==> flow/design.v (excerpt) <==
module MazeRunner(clk,RST_n,SS_n,MOSI,MISO,SCLK,PWMR,PWML,
                  DIRR,DIRL,IR_EN,BMPL_n,BMPR_n,buzz,
				  buzz_n,RX,LED);
Size in the first run: roughly 2,500 cells after synthesis.
clock: 5.09 ns
lec_check: 0
abc_area: 1
cap_margin: 20
core_margin: 2
core_utilization: 72
cts_cluster_diameter: 394
cts_cluster_size: 15
place_density_lb_addon: 0.19
slew_margin: 20
run.sh (not shown) runs the stock make flow with config.mk's settings and CLKGATE_MAP_FILE=.
The first run completed, yet does not pass: negative setup slack.
Change:
CTS_CLUSTER_DIAMETER = default   (was 394)
CTS_CLUSTER_SIZE = default   (was 15)
Result:
- The changed run completed, yet does not pass: negative setup slack
- total power climbs by 15%
- utilization goes up by 0.53 points
- routed wire length is about the same

* * *

Setup of v18:
MazeRunner again, from the RTL that the note above started with.
clock: 6.24 ns
lec_check: 0
abc_area: 1
cap_margin: 20
cell_pad_in_sites_detail_placement: 0
core_margin: 2
core_utilization: 27
min_routing_layer: met2
place_density_lb_addon: 0.17
setup_slack_margin: 0.47
slew_margin: 15
Relative to v18, the following input files were edited for v4:
Settings: putting PLACE_DENSITY at 0.37 where nothing was set; clearing MIN_ROUTING_LAYER, which used to be met2; clearing SETUP_SLACK_MARGIN, which used to be 0.47; clearing CELL_PAD_IN_SITES_DETAIL_PLACEMENT, which used to be 0; swapping 27 for 72 in CORE_UTILIZATION; swapping 15 for 20 in SLEW_MARGIN; clearing PLACE_DENSITY_LB_ADDON, which used to be 0.17; swapping 6.24 for 5.28 in the clock period (ns, I/O delays scaled along).
### Flow results
Total power: v4 above v18. Die boundary height went down by more than a quarter going from v18 to v4. v4 vs v18: part of the total power dissipated in the clock network down. Number of optimization iterations in the first detailed-route pass ends up higher on v18. Slew at the pin with the worst max-slew slack, v4 and v18: smaller value in v18. v4 vs v18: clock skew down. Power share of the combinational group (higher): v4. In the final design statistics, v4 uses fewer standard cells in total than v18. Of v4 and v18, it is v4 that has the higher power density over the cells. v4 finished all stages; however, its layout fails the closing checks, the failures being setup timing.
### v4 -> v16
Settings: CTS_CLUSTER_SIZE now 74, previously not set; the clock period (ns, I/O delays scaled along) now 5.0, was 5.28.
Diff v4 -> v16 | minimum period implied by the final worst setup slack | increase of 280 ps
Global-route track usage on met1 delta for v16 relative to v4: 0.27 points higher
Sum of net half-perimeters after detailed placement: v16 worse than v4
Re total of clock buffers placed in the layout: v4 was lower than v16.
v16 ended up with iCMDPROC.tmr[18] as its launching instance or port of the critical path; v4 ended up with iCMDPROC.tmr[17].
In v16 the implementation ran to completion but is not tape-out ready, as the final checks report setup timing.
Going from v4 to v16, aggregate routed wire length grew by more than 10%.
From v4 to v16 the numbers moved as follows: critical path data required time down 230 ps; final design area excluding fillers up 3.0%; total power up 380 uW.

* * *

MazeRunner again, from the RTL that the note above started with.
clock: 10.0 ns
lec_check: 0
cap_margin: 25
cell_pad_in_sites_detail_placement: 1
core_aspect_ratio: 1.32
core_margin: 8
core_utilization: 18
cts_cluster_diameter: 398
gpl_timing_driven: 0
hold_slack_margin: 0.11
max_routing_layer: met4
place_density_lb_addon: 0.15
setup_slack_margin: 2.27
slew_margin: 35
tns_end_percent: 95
Edit:
Settings changed: CAP_MARGIN 25 to 20, CELL_PAD_IN_SITES_DETAIL_PLACEMENT 1 to unset, CORE_ASPECT_RATIO 1.32 to unset, CORE_MARGIN 8 to 2, CORE_UTILIZATION 18 to 40, CTS_CLUSTER_DIAMETER 398 to unset, GPL_TIMING_DRIVEN 0 to unset, HOLD_SLACK_MARGIN 0.11 to unset, MAX_ROUTING_LAYER met4 to unset, PLACE_DENSITY set to 0.6, PLACE_DENSITY_LB_ADDON 0.15 to unset, SETUP_SLACK_MARGIN 2.27 to unset, SLEW_MARGIN 35 to 20, TNS_END_PERCENT 95 to unset.
=>
- worst hold slack gets better by 0.0035 ns
- die area came out lower by 57%
- utilization is higher by 23 points
Edit:
Settings changed: CAP_MARGIN 20 to 25, CELL_PAD_IN_SITES_DETAIL_PLACEMENT set to 1, CORE_ASPECT_RATIO set to 1.32, CORE_MARGIN 2 to 8, CORE_UTILIZATION 40 to 18, GPL_TIMING_DRIVEN set to 0, MAX_ROUTING_LAYER set to met4, PLACE_DENSITY 0.6 to unset, PLACE_DENSITY_LB_ADDON set to 0.15, SETUP_SLACK_MARGIN set to 2.27, SLEW_MARGIN 20 to 35, TNS_END_PERCENT set to 95.
Effect: The changed run passed the timing, design-rule and antenna checks. Cell area grows by a little under a tenth. Final cell count grows by a quarter to a third. Power rises by roughly a tenth. Utilization decreases by 23 points. Clock-buffer cell count climbs by 18. Worst hold slack degrades by 0.0035 ns. Global-route usage drops by 6.9 points. Via count is higher by a few percent.

* * *

== run B ==
MazeRunner again, from the RTL that the note above started with.
export LEC_CHECK = 0
export ABC_AREA = 1
export CAP_MARGIN = 20
export CORE_MARGIN = 2
export CORE_UTILIZATION = 72
export CTS_CLUSTER_SIZE = 74
export MAX_ROUTING_LAYER = met4
export PLACE_DENSITY = 0.36
export SETUP_SLACK_MARGIN = 0.49
export SLEW_MARGIN = 20
create_clock -name core_clock -period 5.12 [get_ports {clk}]
Run B finished every stage; the final checks, however, were not passed, the failures being setup timing.
Here is what was changed in the inputs of run A compared with run B.
Settings: a deleted CTS_CLUSTER_SIZE that had been 74; a deleted ABC_AREA that had been 1; a deleted MAX_ROUTING_LAYER that had been met4; a deleted SETUP_SLACK_MARGIN that had been 0.49; a change of CORE_UTILIZATION from 72 to 68; a deleted PLACE_DENSITY that had been 0.36; a change of the clock period (ns, I/O delays scaled along) from 5.12 to 5.09.
[summary]
- In run A the implementation completed, yet the final layout does not meet the checks, the culprit being setup timing.
- In run A, mux share of post-synthesis cell area is higher than in run B.
- Summary: with run B as the reference, area reported by Yosys stat in run A moved down slightly.
- Number of filler cells placed in the layout came out higher on run A than on run B.
- Of run B and run A, the run reporting the higher post-route clock skew was run B.
- Peak clock frequency supported by timing went up by a few percent going from run B to run A.
- Run A against run B; non-clock buffer count is up by more than 10%.
- Of run B and run A, run A shows the higher die footprint, with run B below it.

* * *

MazeRunner again, from the RTL that the note above started with.
export LEC_CHECK = 0
export ABC_AREA = 1
export CAP_MARGIN = 5
export CELL_PAD_IN_SITES_DETAIL_PLACEMENT = 0
export CORE_MARGIN = 2
export CORE_UTILIZATION = 27
export CTS_CLUSTER_DIAMETER = 78
export CTS_CLUSTER_SIZE = 76
export MIN_ROUTING_LAYER = met2
export PLACE_DENSITY_LB_ADDON = 0.17
export SETUP_SLACK_MARGIN = -0.3
export SLEW_MARGIN = 10
create_clock -name core_clock -period 6.24 [get_ports {clk}]
The baseline finished with timing, DRC and antenna clean.
Then changed:
- ABC_AREA: 1 -> not set
- CAP_MARGIN: 5 -> 20
- CORE_UTILIZATION: 27 -> 69
- CTS_CLUSTER_DIAMETER: 78 -> not set
- CTS_CLUSTER_SIZE: 76 -> not set
- MIN_ROUTING_LAYER: met2 -> met1
- SETUP_SLACK_MARGIN: -0.3 -> 0.47
- SLEW_MARGIN: 10 -> 20
- clock period: 6.24 -> 6.83 ns (I/O delays scaled with it)
Result: Clock power barely changes. Setup slack gains 0.49 ns. Power is lower by 3.6%. Core utilization is higher by 46 points. Wire length is lower by 11%. Cell count is lower by 28%. Clock-buffer cell count is higher by 20. Non-clock buffer count is lower by 11. Global-route usage is higher by 10 points. Area after synthesis is lower by 1.5%. Hold slack loses 0.0034 ns.
Then changed:
- ABC_AREA: not set -> 1
- CELL_PAD_IN_SITES_DETAIL_PLACEMENT: 0 -> not set
- CORE_UTILIZATION: 69 -> 70
- MIN_ROUTING_LAYER: met1 -> not set
- PLACE_DENSITY: not set -> 0.6
- PLACE_DENSITY_LB_ADDON: 0.17 -> not set
- SETUP_SLACK_MARGIN: 0.47 -> not set
- clock period: 6.83 -> 5.68 ns (I/O delays scaled with it)
What happened: The new run finished with setup timing left; sequential power climbs by about 20%; worst setup slack loses 0.76 ns; via count climbs by 6.5%; routed wire length climbs by about 2.6%.

* * *

Setup of JK:
Starting RTL as in the previous note.
Design MazeRunner, start of the top module:
module MazeRunner(clk,RST_n,SS_n,MOSI,MISO,SCLK,PWMR,PWML,
                  DIRR,DIRL,IR_EN,BMPL_n,BMPR_n,buzz,
				  buzz_n,RX,LED);
  input clk;		 
  input RST_n;		 
  output SS_n;		 
  output MOSI;		 
  output SCLK;		 
  input MISO;		 
  output PWMR;		 
  output PWML;		 
  output DIRR;		 
  output DIRL;		 
  output IR_EN;		 
  input BMPL_n;		 
  input BMPR_n;		 
  output buzz;		 
  output buzz_n;
  input RX;			 
  output [7:0] LED;	 
  wire rst_n;		 
  wire send_resp;	 
  wire cmd_rdy;		 
  wire [15:0] cmd;	 
  wire clr_cmd_rdy;	 
  wire [11:0] IR_R0,IR_R1,IR_R2,IR_R3;
  wire [11:0] IR_L0,IR_L1,IR_L2,IR_L3;
  wire moving;
  wire IR_vld;					 
  wire line_present;		 
  wire err_vld;				 
  wire go;
  wire [15:0] err_raw;		 
  wire [15:0] err_opn_lp;	 
  wire [15:0] error;		 
  wire signed [11:0] lft_spd,rght_spd;
  wire bmp_raw;				 
  localparam FAST_SIM = 1;		 
  rst_synch iRST(.clk(clk),.RST_n(RST_n),.rst_n(rst_n));
  mtr_drv iDRV(.clk(clk), .rst_n(rst_n), .lft_duty(lft_spd), .rght_duty(rght_spd), .DIRL(DIRL), .DIRR(DIRR), .PWML(PWML), .PWMR(PWMR));
  IR_intf #(.FAST_SIM(FAST_SIM)) iINTF(.clk(clk), .rst_n(rst_n), .IR_R0(IR_R0), .IR_R1(IR_R1), .IR_R2(IR_R2), .IR_R3(IR_R3), .IR_L0(IR_L0), .IR_L1(IR_L1), .IR_L2(IR_L2), .IR_L3(IR_L3), .IR_en(IR_EN), .IR_vld(IR_vld), .line_present(line_present), .SS_n(SS_n), .SCLK(SCLK), .MOSI(MOSI), .MISO(MISO));
  err_compute iERR(.error(err_raw), .err_vld(err_vld), .IR_R0(IR_R0), .IR_L0(IR_L0), .IR_R1(IR_R1), .IR_L1(IR_L1), .IR_R2(IR_R2), .IR_L2(IR_L2), .IR_R3(IR_R3), .IR_L3(IR_L3), .IR_vld(IR_vld), .clk(clk), .rst_n(rst_n));
  cmd_proc #(FAST_SIM) iCMDPROC(.clk(clk), .rst_n(rst_n), .BMPL_n(BMPL_n), .BMPR_n(BMPR_n), .go(go), .err_opn_lp(err_opn_lp), .line_present(line_present), .buzz(buzz), .RX(RX));
  assign buzz_n = ~buzz;
  assign error = (line_present) ? err_raw : err_opn_lp;	 
  ...
Settings: LEC_CHECK=0, ABC_AREA=1, CAP_MARGIN=20, CORE_MARGIN=2, CORE_UTILIZATION=72, CTS_CLUSTER_DIAMETER=389, CTS_CLUSTER_SIZE=10, PLACE_DENSITY_LB_ADDON=0.1, SETUP_SLACK_MARGIN=1.88, SLEW_MARGIN=20; clock period 6.42 ns.
The inputs of MS differ from those of JK as listed below.
- removing CTS_CLUSTER_SIZE (formerly 10)
- removing CTS_CLUSTER_DIAMETER (formerly 389)
- removing PLACE_DENSITY_LB_ADDON (formerly 0.1)
- setting PLACE_DENSITY to 0.65 for the first time
- removing ABC_AREA (formerly 1)
- changing SETUP_SLACK_MARGIN from 1.88 to 1.76
- changing the clock period (ns, I/O delays scaled along) from 6.42 to 7.0
### Flow results
Compared with JK, MS shows a clock skew that is 7.5 ps higher.
Per the comparison of MS with JK, global-route wire length before repair shows a reduction of 6.5%, area added between synthesis and finish shows a reduction of 2.5 points.
Status: number of nets still failing antenna checks after routing parity (JK, MS)
Final cycle utilization of the critical path in MS vs JK: down 11 points
JK has higher area of the mapped netlist than MS.
Relative area of clock buffers and inverters in the final design, MS and JK: smaller value in JK
Compared with JK, MS has extra setup slack.
Here is what was changed in the inputs of AL compared with MS.
- CORE_UTILIZATION changed from 72 to 19
- SETUP_SLACK_MARGIN removed (was 1.76)
- PLACE_DENSITY changed from 0.65 to 0.6
- the clock period (ns, I/O delays scaled along) changed from 7.0 to 7.84
### Flow results
- On power consumption, MS loses to AL.
- Switching power of the nets in AL vs MS: down about 5%
- The run showing the smaller cell-internal power is AL.
- Diff MS..AL | number of routed nets with antenna violations | unchanged
- Having completed the whole flow, MS delivered a layout that passed the timing, design-rule and antenna checks.
- AL ran to completion and came out clean on the timing, design-rule and antenna checks.
- Core utilization of the finished layout | AL below MS
- Of MS and AL, the run reporting the higher final clock period utilization by the worst path was AL.
- Looking at insertion delay to the later sink of the worst-skew pair across MS and AL, the one that comes out lower is MS.
- Of the two values seen for capturing element of the worst setup path, iPID.D_term_flopped[13] was produced by MS and DIRL by AL.
- Compared to MS, AL has core outline area 280% higher.
- Routability congestion estimate from global placement (AL vs. MS) decreases by a little under 10%
- Overall die height sits higher in AL than in MS.
- Relative to MS, the clock-buffer cell count measured on AL has increased by a little under 10%.
#### Input delta (TR over AL)
- SETUP_SLACK_MARGIN newly set to 1.93
- PLACE_DENSITY removed (was 0.6)
- CORE_UTILIZATION changed from 19 to 59
- the clock period (ns, I/O delays scaled along) changed from 7.84 to 7.16
### Flow results
- Per the final summary, TR finished and its layout is clean on timing, DRC and antenna.
- Cells: TR has fewer instances than AL
- Met3 track utilization from global routing: TR vs AL up 2.9 points
- Diff AL -> TR: count of clock-buffer cells in the layout has increased; tap cell count lost 1044; total wire length after detailed routing now sits higher.

* * *

## oak
Starting RTL as in the previous note.
clock: 5.27 ns
lec_check: 0
abc_area: 1
cap_margin: 20
core_margin: 2
core_utilization: 70
cts_cluster_diameter: 27
place_density: 0.6
setup_slack_margin: 1.28
slew_margin: 20
Ran to the end and failed final checks on capacitance limit, setup timing: oak.
#### Input delta (pine over oak)
Settings: CORE_UTILIZATION: 70 -> 40; CTS_CLUSTER_DIAMETER: 27 -> unset; ABC_AREA: 1 -> unset; SETUP_SLACK_MARGIN: 1.28 -> unset; the clock period (ns, I/O delays scaled along): 5.27 -> 7.84.
==> results <==
- The smallest hold slack reported for pine is smaller than that of oak by 14 ps.
- Looking at number of instances resized during post-cts repair across pine and oak, the one that comes out higher is oak.
- The lower maximum frequency came out of pine.
- pine completed; timing, DRC and antenna clean
- In the tables for pine and oak, number of instances in the synthesized netlist reads lower with pine.
Edits applied to the flow inputs when going from pine to birch:
Settings: PLACE_DENSITY_LB_ADDON: unset -> 0.19; CORE_UTILIZATION: 40 -> 72; PLACE_DENSITY: 0.6 -> unset; ABC_AREA: unset -> 1; the clock period (ns, I/O delays scaled along): 7.84 -> 5.12.
## What came out
- Ran to the end and failed final checks on setup timing: birch.
- [compare] base=pine new=birch: routed length on met2 climbed 36%, share of total power in the clock network dropped 1.7 points, design area climbed 8.0%.
- Detailed-route via count: birch and pine compared, lower one is pine
- birch vs. pine: minimum setup slack in the final design went down by 1690 ps; via count of the first global-routing pass went up by 3,186.
## Diff of input files: maple against birch
Settings: setting PLACE_DENSITY to 0.37 for the first time; setting CTS_CLUSTER_SIZE to 74 for the first time; removing PLACE_DENSITY_LB_ADDON (formerly 0.19); setting MAX_ROUTING_LAYER to met4 for the first time; setting SETUP_SLACK_MARGIN to 1.44 for the first time.
### Flow results
- [flow] maple | stages: complete | final checks: fail | reason: setup timing
- | arrival time at the worst endpoint | higher: maple |
- Clock buffer instance count of the final layout, birch and maple: smaller value in maple
- Combinational power, birch and maple, lower one = birch.
- Looking at maximum clock rate across birch and maple, the one that comes out higher is birch.
- Max final setup slack of the worst path across birch and maple: birch
- Across both runs, largest vdd supply drop was lower for maple than for birch.
- Area used by multi-input combinational logic sits higher in maple than in birch.
- Number of non-clock inverters was higher in the run labelled maple.
- The wire length of the first global-routing pass in maple is 1.08 times that in birch.
Power figures rest on the tool's default switching activity, not on a simulated workload.
